// ahb
module ahb (
            hclk
           ,hresetn
           ,htrans
           ,haddr
           ,hwdata
           ,hready_in
           ,hsel
           ,hwrite
           ,hsize
           ,hresp
           ,hready_out
           ,hrdata
           ,frame_num    
           ,sample_in_frame
           ,com_2_ovl
           ,max_point_fft_core
           ,alpha
           ,quarter
           ,fft_num
           ,fft_stage_number
           ,mel_num
           ,cep_num
           ,trigger
           );
input hclk;                       
input hresetn;                    
input [1:0]htrans;
input [11:0]haddr;
input [31:0]hwdata;
input hready_in;
input hsel;
input hwrite;
input [2:0]hsize;
output [1:0]hresp;
output hready_out;
output [31:0]hrdata; 
output [31:0]frame_num;            
output [31:0]sample_in_frame;      
output [31:0]com_2_ovl;            
output [31:0]max_point_fft_core;   
output [31:0]alpha;                
output [31:0]quarter;              
output [31:0]fft_num;              
output [31:0]fft_stage_number;     
output [31:0]mel_num;              
output [31:0]cep_num;              
output trigger;                    
wire hclk;
wire hresetn;
wire [1:0]htrans;
wire [11:0]haddr;
wire [31:0]hwdata;
wire hready_in;
wire hsel;
wire hwrite;
wire [2:0]hsize;
wire [1:0]hresp;
wire hready_out;
reg [31:0]hrdata; 
reg [31:0]frame_num;
reg [31:0]sample_in_frame;
reg [31:0]com_2_ovl;
reg [31:0]max_point_fft_core;
reg [31:0]alpha;
reg [31:0]quarter;
reg [31:0]fft_num;
reg [31:0]fft_stage_number;
reg [31:0]mel_num;
reg [31:0]cep_num;
reg [31:0]trigger_reg;
wire trigger;
reg wr_frame_num_sel;          
reg wr_sample_in_frame_sel;
reg wr_com_2_ovl_sel;
reg wr_max_point_fft_core_sel;
reg wr_alpha_sel;
reg wr_quarter_sel;
reg wr_fft_num_sel;
reg wr_fft_stage_number_sel;
reg wr_mel_num_sel;
reg wr_cep_num_sel;
reg wr_trigger_sel;
wire rd_frame_num_sel;
wire rd_sample_in_frame_sel;
wire rd_com_2_ovl_sel;
wire rd_max_point_fft_core_sel;
wire rd_alpha_sel;
wire rd_quarter_sel;
wire rd_fft_num_sel;
wire rd_fft_stage_number_sel;
wire rd_mel_num_sel;
wire rd_cep_num_sel;
wire rd_trigger_sel;
wire [31:0]nxt_frame_num;
wire [31:0]nxt_sample_in_frame;
wire [31:0]nxt_com_2_ovl;
wire [31:0]nxt_max_point_fft_core;
wire [31:0]nxt_alpha;
  ...
Size: ~1100 cells after synthesis, about 16000 µm² of cells after synthesis.
make LEC_CHECK=0 CAP_MARGIN=20 CELL_PAD_IN_SITES_DETAIL_PLACEMENT=0 CELL_PAD_IN_SITES_GLOBAL_PLACEMENT=3 CORE_ASPECT_RATIO=1.69 CORE_MARGIN=2 CORE_UTILIZATION=71 CTS_CLUSTER_DIAMETER=37 CTS_CLUSTER_SIZE=51 GPL_TIMING_DRIVEN=1 HOLD_SLACK_MARGIN=0.25 MIN_ROUTING_LAYER=met2 PLACE_DENSITY_LB_ADDON=0.17 SLEW_MARGIN=30 finish   # period 3.26 ns
run.sh (not shown) runs the stock make flow with config.mk's settings and CLKGATE_MAP_FILE=.
The baseline died in global placement without I/O (FLW-0024).
Then changed:
CELL_PAD_IN_SITES_DETAIL_PLACEMENT = not set   (was 0)
CELL_PAD_IN_SITES_GLOBAL_PLACEMENT = not set   (was 3)
CORE_ASPECT_RATIO = not set   (was 1.69)
CORE_UTILIZATION = 66   (was 71)
CTS_CLUSTER_DIAMETER = not set   (was 37)
CTS_CLUSTER_SIZE = not set   (was 51)
GPL_TIMING_DRIVEN = not set   (was 1)
HOLD_SLACK_MARGIN = not set   (was 0.25)
MIN_ROUTING_LAYER = not set   (was met2)
PLACE_DENSITY_LB_ADDON = not set   (was 0.17)
SLEW_MARGIN = 20   (was 30)
clock period = 7.69 ns   (was 3.26 ns; I/O delays follow)
Outcome: The new run produced a clean layout. Area after synthesis is unchanged. Die size climbs by a little under a tenth. Synthesized cell count is unchanged.
Then changed:
ABC_AREA = 1   (was not set)
CORE_UTILIZATION = 62   (was 66)
clock period = 8.14 ns   (was 7.69 ns; I/O delays follow)
After rerunning: Count of clock-buffer cells in the layout rose by 11. Worst setup slack got worse by 0.12 ns. Cell count rises by 60%. Sequential power fell by about 5%. Hold slack gets worse by 0.023 ns.
Then changed:
CORE_UTILIZATION = 59   (was 62)
CTS_CLUSTER_SIZE = 93   (was not set)
SETUP_SLACK_MARGIN = 0.64   (was not set)
clock period = 2.75 ns   (was 8.14 ns; I/O delays follow)
The new run completed with no timing, DRC or antenna violations.
Clock-buffer cell count rose by 2.
Total power rose to 3.0 times its value.
Cell count rose by a few percent.
Final area rose by a few percent.
No activity file was given, so power comes from the tool's default toggle rates.
